==> run E <==
Design FFT, start of the top module:
module FFT(
    input                   clk,
    input                   rst_n,
    input                   valid_i,
    input signed [10:0]      x_r,
    output                  finish,
    output signed [16:0]    answer
);
make LEC_CHECK=0 CAP_MARGIN=20 CORE_MARGIN=2 CORE_UTILIZATION=40 CTS_CLUSTER_DIAMETER=97 MAX_ROUTING_LAYER=met4 SLEW_MARGIN=5 finish   # period 10.0 ns
run.sh (not shown) runs the stock make flow with config.mk's settings and CLKGATE_MAP_FILE=.
==> run B: changes against run E <==
--- a/flow/config.mk
+++ b/flow/config.mk
@@ -8,6 +8,8 @@
 export CAP_MARGIN = 20
+export CELL_PAD_IN_SITES_GLOBAL_PLACEMENT = 1
 export CORE_MARGIN = 2
-export CORE_UTILIZATION = 40
-export CTS_CLUSTER_DIAMETER = 97
-export MAX_ROUTING_LAYER = met4
-export SLEW_MARGIN = 5
+export CORE_UTILIZATION = 22
+export GPL_ROUTABILITY_DRIVEN = 1
+export MIN_ROUTING_LAYER = met2
+export PLACE_DENSITY = 0.36
+export SLEW_MARGIN = 35
==> flow/constraint.sdc (replaced) <==
create_clock -name core_clock -period 15.0 [get_ports {clk}]
set_input_delay 3.0000 -clock core_clock [delete_from_list [all_inputs] [get_ports {clk}]]
set_output_delay 3.0000 -clock core_clock [all_outputs]
set_load 0.01 [all_outputs]
==> results <==
Between run B and run E, the lower global-route usage is in run E (gap 2.4 points).
Between run B and run E, the lower non-clock buffer count is in run E (gap 79).
In run E the die area is lower than in run B, by 45%.
Of run B and run E, run E has the higher clock power (gap 25%, measured against run E).

* * *

==> run a: inputs <==
Starting RTL as in the previous note.
Settings: LEC_CHECK=0, ABC_AREA=0, CAP_MARGIN=20, CORE_MARGIN=2, CORE_UTILIZATION=70, CTS_CLUSTER_SIZE=14, GPL_ROUTABILITY_DRIVEN=0, MIN_ROUTING_LAYER=met1, PLACE_DENSITY_LB_ADDON=0.03, SETUP_SLACK_MARGIN=0.11, SLEW_MARGIN=40; clock period 6.72 ns.
==> inputs of run b, as changes to run a <==
Settings changed: ABC_AREA 0 to 1, CAP_MARGIN 20 to 0, CELL_PAD_IN_SITES_GLOBAL_PLACEMENT set to 2, CORE_UTILIZATION 70 to 42, CTS_CLUSTER_DIAMETER set to 110, CTS_CLUSTER_SIZE 14 to unset, GPL_TIMING_DRIVEN set to 0, MIN_ROUTING_LAYER met1 to met2.
==> flow/constraint.sdc (replaced) <==
create_clock -name core_clock -period 5.0 [get_ports {clk}]
set_input_delay 1.0000 -clock core_clock [delete_from_list [all_inputs] [get_ports {clk}]]
set_output_delay 1.0000 -clock core_clock [all_outputs]
set_load 0.01 [all_outputs]
==> out/qor.log <==
INFO  run_status     failing_step=5_1_grt
INFO  cts            cts-htree-levels=5
INFO  cts            cts_hold_repair.buffers=1
INFO  logic_synthesis netlist_area_pre_place=0.138mm²
INFO  global_route   grt.met2_usage=0.665
INFO  run_status     stop_error=[ERROR GRT-0116] Global routing finished with congestion. Check the congestion regions in the DRC Viewer.
INFO  logic_synthesis ys_sh_aoi=0.105
INFO  placed_design  total_half_perimeter_wirelength_after_legalization_and_detailed_placement=442000µm
INFO  global_route   globalRouteMet1Util=0
INFO  global_route   overflow=180
INFO  run_status     result_of_the_run=did not finish
INFO  placed_design  post-place-cells=19791
INFO  logic_synthesis synthMostInstantiatedCell=sky130_fd_sc_hd__nand2_1
INFO  logic_synthesis mux_area_share=0.0000727
INFO  global_route   grt_use_met3=0.740
INFO  logic_synthesis yosysTopAreaCellShare=0.417
(the above is from run b)
==> out/qor.log <==
INFO  run_status     result_of_the_run=failed layout checks
INFO  run_status     so_faults=negative setup slack
INFO  logic_synthesis synthMostInstantiatedCell=sky130_fd_sc_hd__dfrtp_1
INFO  placed_design  post-place-cells=15732
INFO  cts            cts_hold_repair.buffers=0
INFO  cts            cts-htree-levels=4
INFO  timing         postLayoutSetupSlackWorst=-0.336ns
INFO  floorplanning  design.core.area=0.190mm²
INFO  global_route   grt.met2_usage=0.672
INFO  global_route   overflow=0
INFO  global_route   globalRouteMet1Util=0.550
INFO  placed_design  total_half_perimeter_wirelength_after_legalization_and_detailed_placement=289000µm
INFO  logic_synthesis ys_sh_aoi=0.125
INFO  timing         timing_worst_slew_pin_value=0.968ns
INFO  cells_and_area mi_logic_area=0.0696mm²
INFO  global_route   grt_use_met3=0.139
INFO  timing         final-setup-viol-count=36
(the above is from run a)

* * *

==> v23: inputs <==
FFT again, from the RTL that the note above started with.
export LEC_CHECK = 0
export CAP_MARGIN = 20
export CORE_MARGIN = 2
export CORE_UTILIZATION = 40
export SETUP_SLACK_MARGIN = 0.99
export SLEW_MARGIN = 20
create_clock -name core_clock -period 8.83 [get_ports {clk}]
==> v24: changes against v23 <==
CORE_UTILIZATION = 29   (was 40)
SETUP_SLACK_MARGIN = default   (was 0.99)
==> flow/constraint.sdc (replaced) <==
create_clock -name core_clock -period 13.8 [get_ports {clk}]
set_input_delay 2.7600 -clock core_clock [delete_from_list [all_inputs] [get_ports {clk}]]
set_output_delay 2.7600 -clock core_clock [all_outputs]
set_load 0.01 [all_outputs]
==> v5: changes against v23 <==
ABC_AREA = 0   (was default)
CORE_UTILIZATION = 72   (was 40)
CTS_CLUSTER_SIZE = 14   (was default)
GPL_ROUTABILITY_DRIVEN = 1   (was default)
MIN_ROUTING_LAYER = met1   (was default)
PLACE_DENSITY_LB_ADDON = 0.03   (was default)
SETUP_SLACK_MARGIN = 0.11   (was 0.99)
SLEW_MARGIN = 40   (was 20)
==> flow/constraint.sdc (replaced) <==
create_clock -name core_clock -period 6.39 [get_ports {clk}]
set_input_delay 1.2780 -clock core_clock [delete_from_list [all_inputs] [get_ports {clk}]]
set_output_delay 1.2780 -clock core_clock [all_outputs]
set_load 0.01 [all_outputs]
==> results <==
- v5 ended with an error in 5_1_grt on GRT-0232. v24 ran to the end with no violations. v23 finished clean.
- Between v24 and v23, the lower setup slack is in v23 (gap 3300 ps).
- Synthesized cell count is the same in v23 and v24.
- Between v23 and v24, the lower final area is in v23 (gap 1.1%, measured against v24).
- Of v24 and v23, v23 has the higher total power (gap 36%, measured against v23).
- Hold slack: v24 is better than v23 (110 ps).
Power is estimated from default activity; no workload was simulated.
